// fir
module fir(
    input clk,                               
    input signed [15:0] noisy_signal,        
    output signed [15:0] filtered_signal     
);
    integer i, j;
    localparam [143:0] COEFFS = {16'h04F6,    
                                 16'h0AE4,    
                                 16'h1089,    
                                 16'h1469,    
                                 16'h160F,    
                                 16'h1496,    
                                 16'h1089,    
                                 16'h0AE4,    
                                 16'h04F6};   
    reg signed [15:0] delayed_signal [0:8];
    reg signed [31:0] prod  [0:8];
    reg signed [32:0] sum_0 [0:4];
    reg signed [33:0] sum_1 [0:2];
    reg signed [34:0] sum_2 [0:1];
    reg signed [35:0] sum_3;
    always @(posedge clk) begin
        delayed_signal[0] <= noisy_signal;
        for (i = 1; i <= 8; i = i + 1) begin
  ...
clock: 6.0 ns
lec_check: 0
cap_margin: 20
core_margin: 6
core_utilization: 40
cts_cluster_size: 50
gpl_timing_driven: 0
hold_slack_margin: 0.13
min_routing_layer: met1
place_density_lb_addon: 0.02
setup_slack_margin: 1.1
slew_margin: 0
tns_end_percent: 55
run.sh (not shown) runs the stock make flow with config.mk's settings and CLKGATE_MAP_FILE=.
Next try:
- ABC_AREA: not set -> 1
- CORE_MARGIN: 6 -> 2
- CORE_UTILIZATION: 40 -> 72
- CTS_CLUSTER_DIAMETER: not set -> 330
- CTS_CLUSTER_SIZE: 50 -> 99
- GPL_TIMING_DRIVEN: 0 -> not set
- HOLD_SLACK_MARGIN: 0.13 -> not set
- MIN_ROUTING_LAYER: met1 -> not set
- PLACE_DENSITY_LB_ADDON: 0.02 -> not set
- SETUP_SLACK_MARGIN: 1.1 -> not set
- SLEW_MARGIN: 0 -> 20
- TNS_END_PERCENT: 55 -> 10
- clock period: 6.0 -> 3.17 ns (I/O delays scaled with it)
What happened: This time the run died in global routing; area after synthesis increases by 17%; synthesized cell count went up by 58%; die area falls by 37%.
Next try:
- CTS_CLUSTER_DIAMETER: 330 -> not set
- TNS_END_PERCENT: 10 -> not set
- clock period: 3.17 -> 4.87 ns (I/O delays scaled with it)
=> Now the flow went through all stages and came out clean. Die area stays the same. Synthesized cell count stays the same. Area after synthesis does not change.
Next try:
- CTS_CLUSTER_SIZE: 99 -> 72
- SETUP_SLACK_MARGIN: not set -> -0.07
- clock period: 4.87 -> 4.07 ns (I/O delays scaled with it)
=> With this change the flow never finished: it broke off in global routing. Area after synthesis is unchanged. Die area stays the same. Synthesized cell count is unchanged.
Next try:
- CTS_CLUSTER_SIZE: 72 -> not set
- PLACE_DENSITY: not set -> 0.67
- clock period: 4.07 -> 4.29 ns (I/O delays scaled with it)
The changed run completed, yet does not pass: setup timing; die area is unchanged; area after synthesis does not change; synthesized cell count is unchanged.

========
The RTL this note starts from:
==> flow/design.v <==
`timescale 1ns / 10ps
module fir(
    input clk,                               
    input signed [15:0] noisy_signal,        
    output signed [15:0] filtered_signal     
);
    integer i, j;
    localparam [143:0] COEFFS = {16'h04F6,    
                                 16'h0AE4,    
                                 16'h1089,    
                                 16'h1469,    
                                 16'h160F,    
                                 16'h1496,    
                                 16'h1089,    
                                 16'h0AE4,    
                                 16'h04F6};   
    reg signed [15:0] delayed_signal [0:8];
    reg signed [31:0] prod  [0:8];
    reg signed [32:0] sum_0 [0:4];
    reg signed [33:0] sum_1 [0:2];
    reg signed [34:0] sum_2 [0:1];
    reg signed [35:0] sum_3;
    always @(posedge clk) begin
        delayed_signal[0] <= noisy_signal;
        for (i = 1; i <= 8; i = i + 1) begin
            delayed_signal[i] <= delayed_signal[i - 1];
        end
    end
    always @(posedge clk) begin
        for (j = 0; j <= 8; j = j + 1) begin
            prod[j] <= delayed_signal[j] * $signed(COEFFS[16*j +: 16]);
        end
    end
    always @(posedge clk) begin
        sum_0[0] <= prod[0] + prod[1];
        sum_0[1] <= prod[2] + prod[3];
        sum_0[2] <= prod[4] + prod[5];
        sum_0[3] <= prod[6] + prod[7];
        sum_0[4] <= prod[8];
    end
    always @(posedge clk) begin
        sum_1[0] <= sum_0[0] + sum_0[1];
        sum_1[1] <= sum_0[2] + sum_0[3];
        sum_1[2] <= sum_0[4];
    end
    always @(posedge clk) begin
        sum_2[0] <= sum_1[0] + sum_1[1];
        sum_2[1] <= sum_1[2];
    end
    always @(posedge clk) begin
        sum_3 <= sum_2[0] + sum_2[1];
    end
    assign filtered_signal = $signed(sum_3[35:14]);
endmodule
==> flow/config.mk <==
export PLATFORM = sky130hd
export DESIGN_NAME = fir
export DESIGN_NICKNAME = fir
export VERILOG_FILES = /design/flow/design.v
export SDC_FILE = /design/flow/constraint.sdc
export NUM_CORES = 4
export LEC_CHECK = 0
export ABC_AREA = 1
export CAP_MARGIN = 10
export CELL_PAD_IN_SITES_DETAIL_PLACEMENT = 1
export CELL_PAD_IN_SITES_GLOBAL_PLACEMENT = 1
export CORE_ASPECT_RATIO = 1.56
export CORE_MARGIN = 8
export CORE_UTILIZATION = 41
export CTS_CLUSTER_DIAMETER = 122
export GPL_TIMING_DRIVEN = 0
export MIN_ROUTING_LAYER = met2
export PLACE_DENSITY_LB_ADDON = 0.18
export SLEW_MARGIN = 0
export TNS_END_PERCENT = 50
==> flow/constraint.sdc <==
create_clock -name core_clock -period 6.53 [get_ports {clk}]
set_input_delay 1.3060 -clock core_clock [delete_from_list [all_inputs] [get_ports {clk}]]
set_output_delay 1.3060 -clock core_clock [all_outputs]
set_load 0.01 [all_outputs]
The starting point finished with timing, DRC and antenna clean.
Change:
==> flow/config.mk (replaced) <==
export PLATFORM = sky130hd
export DESIGN_NAME = fir
export DESIGN_NICKNAME = fir
export VERILOG_FILES = /design/flow/design.v
export SDC_FILE = /design/flow/constraint.sdc
export NUM_CORES = 4
export LEC_CHECK = 0
export CAP_MARGIN = 20
export CORE_MARGIN = 2
export CORE_UTILIZATION = 40
export SLEW_MARGIN = 20
==> flow/constraint.sdc (replaced) <==
create_clock -name core_clock -period 5.7 [get_ports {clk}]
set_input_delay 1.1400 -clock core_clock [delete_from_list [all_inputs] [get_ports {clk}]]
set_output_delay 1.1400 -clock core_clock [all_outputs]
set_load 0.01 [all_outputs]
Routed wire length shrinks by well over a third.
Hold slack is worse by 0.0047 ns.
Sequential share of layout area goes up by 3.0 points.
Change:
--- a/flow/config.mk
+++ b/flow/config.mk
@@ -8,4 +8,6 @@
 export CAP_MARGIN = 20
 export CORE_MARGIN = 2
-export CORE_UTILIZATION = 40
+export CORE_UTILIZATION = 72
+export CTS_CLUSTER_DIAMETER = 400
+export SETUP_SLACK_MARGIN = 0.26
 export SLEW_MARGIN = 20
==> flow/constraint.sdc (replaced) <==
create_clock -name core_clock -period 1.64 [get_ports {clk}]
set_input_delay 0.3280 -clock core_clock [delete_from_list [all_inputs] [get_ports {clk}]]
set_output_delay 0.3280 -clock core_clock [all_outputs]
set_load 0.01 [all_outputs]
The new run aborted during clock tree synthesis; die size is lower by 44%; area after synthesis stays the same; synthesized cell count stays the same.
Change:
--- a/flow/config.mk
+++ b/flow/config.mk
@@ -8,6 +8,4 @@
 export CAP_MARGIN = 20
 export CORE_MARGIN = 2
-export CORE_UTILIZATION = 72
-export CTS_CLUSTER_DIAMETER = 400
-export SETUP_SLACK_MARGIN = 0.26
+export CORE_UTILIZATION = 17
 export SLEW_MARGIN = 20
==> flow/constraint.sdc (replaced) <==
create_clock -name core_clock -period 5.7 [get_ports {clk}]
set_input_delay 1.1400 -clock core_clock [delete_from_list [all_inputs] [get_ports {clk}]]
set_output_delay 1.1400 -clock core_clock [all_outputs]
set_load 0.01 [all_outputs]
=> Now the flow finished with timing, DRC and antenna clean. Die area goes up to 4.2 times its value. Area after synthesis stays the same. Synthesized cell count is unchanged.
Change:
--- a/flow/config.mk
+++ b/flow/config.mk
@@ -8,4 +8,5 @@
 export CAP_MARGIN = 20
 export CORE_MARGIN = 2
-export CORE_UTILIZATION = 17
+export CORE_UTILIZATION = 66
+export PLACE_DENSITY = 0.35
 export SLEW_MARGIN = 20
==> flow/constraint.sdc (replaced) <==
create_clock -name core_clock -period 5.05 [get_ports {clk}]
set_input_delay 1.0100 -clock core_clock [delete_from_list [all_inputs] [get_ports {clk}]]
set_output_delay 1.0100 -clock core_clock [all_outputs]
set_load 0.01 [all_outputs]
Effect: With this change the flow produced a layout that fails on negative setup slack; worst setup slack degrades by 0.51 ns; core utilization goes up by 56 points; final cell count fell by 29%; critical path depth rose by 4; design area is lower by 1.4%; clock skew barely changes; via count increases by 5.2%; area after synthesis does not change.
Change:
--- a/flow/config.mk
+++ b/flow/config.mk
@@ -6,7 +6,10 @@
 export NUM_CORES = 4
 export LEC_CHECK = 0
+export ABC_AREA = 1
 export CAP_MARGIN = 20
 export CORE_MARGIN = 2
-export CORE_UTILIZATION = 66
-export PLACE_DENSITY = 0.35
+export CORE_UTILIZATION = 72
+export CTS_CLUSTER_DIAMETER = 400
+export PLACE_DENSITY = 0.38
+export SETUP_SLACK_MARGIN = 0.26
 export SLEW_MARGIN = 20
==> flow/constraint.sdc (replaced) <==
create_clock -name core_clock -period 1.64 [get_ports {clk}]
set_input_delay 0.3280 -clock core_clock [delete_from_list [all_inputs] [get_ports {clk}]]
set_output_delay 0.3280 -clock core_clock [all_outputs]
set_load 0.01 [all_outputs]
Now the flow failed in global routing, error GRT-0116.
Synthesized cell count rose by about 60%.
Die area rises by 7.5%.
Synthesized area climbs by about 17%.
